==> flow/design.v (excerpt) <==
module riscv #(
    parameter logic[31:0] BootVector = 32'h0000_0000
)(
    input logic clk,
    input logic reset,
    output logic halted,
    input logic unhalt,
    output logic[31:0] i_addr,
    input logic[31:0] i_data,
    output logic[31:0] d_addr,
    output logic[31:0] d_wdata,
    output logic[3:0] d_wstrb,
    input logic[31:0] d_rdata
);
    logic[31:0] instr_f;
    logic[31:0] pc_f;
    logic[31:0] pc4_f;
    logic[31:0] instr_d;
    logic[31:0] pc_d;
    logic[31:0] pc4_d;
    logic[2:0] mem_size_d;
    logic mem_write_d;
    logic mem_read_d;
    logic rd_valid_d;
    logic[1:0] exec_sel_d;
    logic[2:0] flow_ctrl_d;
    logic[3:0] alsu_func_d;
    logic[1:0] src_sel_d;
    logic[3:0] fwd_sel_d;
    logic[4:0] rd_d;
    logic[31:0] reg_a_d;
    logic[31:0] reg_b_d;
    logic[31:0] imm_d;
    logic[31:0] pc_imm_d;
    logic jump_d;
    logic[2:0] mem_size_e;
    logic mem_write_e;
    logic mem_read_e;
    logic rd_valid_e;
    logic[1:0] exec_sel_e;
    logic[2:0] flow_ctrl_e;
    logic[3:0] alsu_func_e;
    logic[1:0] src_sel_e;
    logic[3:0] fwd_sel_e;
    logic[4:0] rd_e;
    logic[31:0] reg_a_e;
    logic[31:0] reg_b_e;
    logic[31:0] imm_e;
    logic[31:0] pc_imm_e;
    logic[31:0] pc_e;
    logic[31:0] pc4_e;
  ...
Size: ~170 I/O pins, about 0.078 sq mm of cells after synthesis.
Settings: LEC_CHECK=0, CAP_MARGIN=15, CORE_MARGIN=2, CORE_UTILIZATION=34, MIN_ROUTING_LAYER=met1, PLACE_DENSITY=0.5, SLEW_MARGIN=20, TNS_END_PERCENT=85; clock period 13.8 ns.
run.sh (not shown) runs the stock make flow with config.mk's settings and CLKGATE_MAP_FILE=.
The starting point ran to the end with no violations.
Next try:
CAP_MARGIN = 20   (was 15)
CORE_UTILIZATION = 71   (was 34)
MAX_ROUTING_LAYER = met4   (was not set)
MIN_ROUTING_LAYER = not set   (was met1)
PLACE_DENSITY = not set   (was 0.5)
TNS_END_PERCENT = not set   (was 85)
clock period = 8.4 ns   (was 13.8 ns; I/O delays follow)
=> Now the flow stopped in global routing. Area after synthesis stays the same. Die area goes down by 52%. Synthesized cell count does not change.
Next try:
CORE_UTILIZATION = 40   (was 71)
MAX_ROUTING_LAYER = not set   (was met4)
clock period = 10.0 ns   (was 8.4 ns; I/O delays follow)
=>
- With this change the flow produced a clean layout
- synthesized area is unchanged
- die size grows by 76%
- synthesized cell count is unchanged
Next try:
ABC_AREA = 1   (was not set)
CELL_PAD_IN_SITES_DETAIL_PLACEMENT = 2   (was not set)
CORE_ASPECT_RATIO = 1.59   (was not set)
CTS_CLUSTER_DIAMETER = 191   (was not set)
GPL_TIMING_DRIVEN = 0   (was not set)
HOLD_SLACK_MARGIN = -0.02   (was not set)
MAX_ROUTING_LAYER = met4   (was not set)
MIN_ROUTING_LAYER = met1   (was not set)
SETUP_SLACK_MARGIN = 2.78   (was not set)
SLEW_MARGIN = 40   (was 20)
Effect: The new run did not get past global routing; synthesized cell count went up by 67%; synthesized area goes up by 2.0%; die size is higher by 2.0%.
Next try:
ABC_AREA = 0   (was 1)
CELL_PAD_IN_SITES_DETAIL_PLACEMENT = not set   (was 2)
CELL_PAD_IN_SITES_GLOBAL_PLACEMENT = 2   (was not set)
CORE_ASPECT_RATIO = 1.84   (was 1.59)
CORE_MARGIN = 8   (was 2)
CTS_CLUSTER_DIAMETER = not set   (was 191)
CTS_CLUSTER_SIZE = 66   (was not set)
GPL_ROUTABILITY_DRIVEN = 0   (was not set)
HOLD_SLACK_MARGIN = 0.17   (was -0.02)
MAX_ROUTING_LAYER = not set   (was met4)
MIN_ROUTING_LAYER = not set   (was met1)
PLACE_DENSITY_LB_ADDON = 0.18   (was not set)
SETUP_SLACK_MARGIN = 1.61   (was 2.78)
SLEW_MARGIN = 20   (was 40)
TNS_END_PERCENT = 65   (was not set)
The new run completed with no timing, DRC or antenna violations. Synthesized area falls by 1.9%. Synthesized cell count decreases by 40%. Die area is higher by 3.7%.


Starting RTL as in the previous note.
make LEC_CHECK=0 ABC_AREA=0 CAP_MARGIN=20 CELL_PAD_IN_SITES_GLOBAL_PLACEMENT=2 CORE_ASPECT_RATIO=1.84 CORE_MARGIN=2 CORE_UTILIZATION=40 CTS_CLUSTER_SIZE=17 GPL_ROUTABILITY_DRIVEN=0 GPL_TIMING_DRIVEN=1 PLACE_DENSITY_LB_ADDON=0.18 SETUP_SLACK_MARGIN=2.21 SLEW_MARGIN=20 finish   # period 10.0 ns
The baseline completed without violations.
Then changed:
ABC_AREA = not set   (was 0)
CELL_PAD_IN_SITES_GLOBAL_PLACEMENT = not set   (was 2)
CORE_ASPECT_RATIO = not set   (was 1.84)
CORE_UTILIZATION = 56   (was 40)
CTS_CLUSTER_SIZE = not set   (was 17)
GPL_ROUTABILITY_DRIVEN = not set   (was 0)
GPL_TIMING_DRIVEN = not set   (was 1)
PLACE_DENSITY_LB_ADDON = not set   (was 0.18)
SETUP_SLACK_MARGIN = not set   (was 2.21)
clock period = 5.44 ns   (was 10.0 ns; I/O delays follow)
The new run finished but fails on setup timing; hold slack improves by 0.0040 ns; sequential share of layout area fell by 4.1 points; register-to-register slack degrades by 2.8 ns; utilization rose by 24 points.


## lane 1
Starting RTL as in the previous note.
==> flow/config.mk <==
export PLATFORM = sky130hd
export DESIGN_NAME = riscv
export DESIGN_NICKNAME = riscv
export VERILOG_FILES = /design/flow/design.v
export SDC_FILE = /design/flow/constraint.sdc
export NUM_CORES = 4
export LEC_CHECK = 0
export CAP_MARGIN = 15
export CORE_MARGIN = 2
export CORE_UTILIZATION = 70
export CTS_CLUSTER_SIZE = 14
export SLEW_MARGIN = 20
==> flow/constraint.sdc <==
create_clock -name core_clock -period 5.29 [get_ports {clk}]
set_input_delay 1.0580 -clock core_clock [delete_from_list [all_inputs] [get_ports {clk}]]
set_output_delay 1.0580 -clock core_clock [all_outputs]
set_load 0.01 [all_outputs]
Lane 1 did not finish; a tool error ended it in global routing.
[inputs] lane 2 vs lane 1
Settings: CAP_MARGIN: 15 -> 20; SETUP_SLACK_MARGIN: unset -> 1.54; CTS_CLUSTER_SIZE: 14 -> 36; CORE_UTILIZATION: 70 -> 68.
Results
- What ended lane 2 was a tool error in global routing; the run never finished.
- Cmp lane 2 vs lane 1: starting density of the core lower in lane 2
- Changes observed in lane 2 relative to lane 1: number of placement rows picked up an extra about 1.6%, cell area reported after detailed placement neither gained nor lost much.
- Compared to lane 1, lane 2 was floorplanned on a bigger die.
- As far as cell count in the Yosys report goes, lane 2 and lane 1 are indistinguishable; the numbers are identical.
- Lane 2 vs lane 1 — core outline area rose 3.0%.
Input-level comparison between lane 3 and lane 2:
Settings: CTS_CLUSTER_SIZE removed (was 36); CORE_UTILIZATION changed from 68 to 40; SETUP_SLACK_MARGIN removed (was 1.54); the clock period (ns, I/O delays scaled along) changed from 5.29 to 8.2.
## What came out
Relative to lane 2, CTS buffer count increased by 12 in lane 3.
Lane 3 vs. lane 2: post-synthesis instance area neither gained nor lost much; placed cell area lost 4.6%; final RePlAce weighted congestion lost about 4.5%; area fraction in and, or, nand and nor cells neither gained nor lost much.
Per the final summary, lane 3 finished and its layout is clean on timing, DRC and antenna.
Lane 3 vs. lane 2: post-CTS repair timing setup buffer count went down 118; count of cells resized by post-cts repair went down 579; die outline width went up 100 um; initial core utilization went down 28 points.


riscv again, from the RTL that the note above started with.
clock: 4.63 ns
lec_check: 0
cap_margin: 10
core_margin: 2
core_utilization: 66
cts_cluster_size: 40
setup_slack_margin: -0.42
slew_margin: 20
The baseline failed in global routing (5_1_grt) (GRT-0116).
Next try:
- CAP_MARGIN: 10 -> 20
- CORE_UTILIZATION: 66 -> 59
- CTS_CLUSTER_SIZE: 40 -> not set
- SETUP_SLACK_MARGIN: -0.42 -> 1.74
- clock period: 4.63 -> 6.93 ns (I/O delays scaled with it)
Result:
- This time the run completed with no timing, DRC or antenna violations
- die size rises by 12%
- area after synthesis stays the same
- synthesized cell count stays the same
Next try:
- CAP_MARGIN: 20 -> 0
- CORE_UTILIZATION: 59 -> 70
- CTS_CLUSTER_SIZE: not set -> 36
After rerunning:
- This time the run did not get past global routing (5_1_grt) with GRT-0116
- area after synthesis stays the same
- synthesized cell count stays the same
- die area goes down by 16%
Next try:
- CAP_MARGIN: 0 -> 20
- CORE_UTILIZATION: 70 -> 44
- CTS_CLUSTER_SIZE: 36 -> not set
- SETUP_SLACK_MARGIN: 1.74 -> not set
- clock period: 6.93 -> 8.2 ns (I/O delays scaled with it)
This time the run ran to the end with no violations.
Synthesized area is unchanged.
Synthesized cell count is unchanged.
Die size increases by 58%.


## the reference run
riscv again, from the RTL that the note above started with.
Settings: LEC_CHECK=0, CAP_MARGIN=25, CELL_PAD_IN_SITES_DETAIL_PLACEMENT=0, CELL_PAD_IN_SITES_GLOBAL_PLACEMENT=0, CORE_MARGIN=2, CORE_UTILIZATION=70, CTS_CLUSTER_DIAMETER=60, CTS_CLUSTER_SIZE=17, GPL_ROUTABILITY_DRIVEN=1, GPL_TIMING_DRIVEN=1, MIN_ROUTING_LAYER=met1, SETUP_SLACK_MARGIN=-0.24, SLEW_MARGIN=25, TNS_END_PERCENT=80; clock period 5.31 ns.
The reference run: GRT-0116 in 5_1_grt -> run aborted
The following lists how the trial run was set up differently from the reference run:
diff --git a/flow/config.mk b/flow/config.mk
--- a/flow/config.mk
+++ b/flow/config.mk
@@ -10,11 +10,12 @@
 export CELL_PAD_IN_SITES_GLOBAL_PLACEMENT = 0
 export CORE_MARGIN = 2
-export CORE_UTILIZATION = 70
-export CTS_CLUSTER_DIAMETER = 60
-export CTS_CLUSTER_SIZE = 17
-export GPL_ROUTABILITY_DRIVEN = 1
+export CORE_UTILIZATION = 72
+export CTS_CLUSTER_DIAMETER = 28
+export CTS_CLUSTER_SIZE = 51
+export GPL_ROUTABILITY_DRIVEN = 0
 export GPL_TIMING_DRIVEN = 1
 export MIN_ROUTING_LAYER = met1
-export SETUP_SLACK_MARGIN = -0.24
+export PLACE_DENSITY_LB_ADDON = 0.0
+export SETUP_SLACK_MARGIN = 1.22
 export SLEW_MARGIN = 25
 export TNS_END_PERCENT = 80
==> flow/constraint.sdc <==
create_clock -name core_clock -period 4.09 [get_ports {clk}]
set_input_delay 0.8180 -clock core_clock [delete_from_list [all_inputs] [get_ports {clk}]]
set_output_delay 0.8180 -clock core_clock [all_outputs]
set_load 0.01 [all_outputs]
==> results <==
- The trial run: it failed with a tool error in 4_1_cts, so there are no final results.
- Row die size: the trial run lower / the reference run higher
- For half-perimeter wire length after detailed placement, dividing the value from the reference run by the value from the trial run gives 1.3.
- Re async set-or-reset flop fraction in the synthesized netlist: no difference whatsoever between the trial run and the reference run.
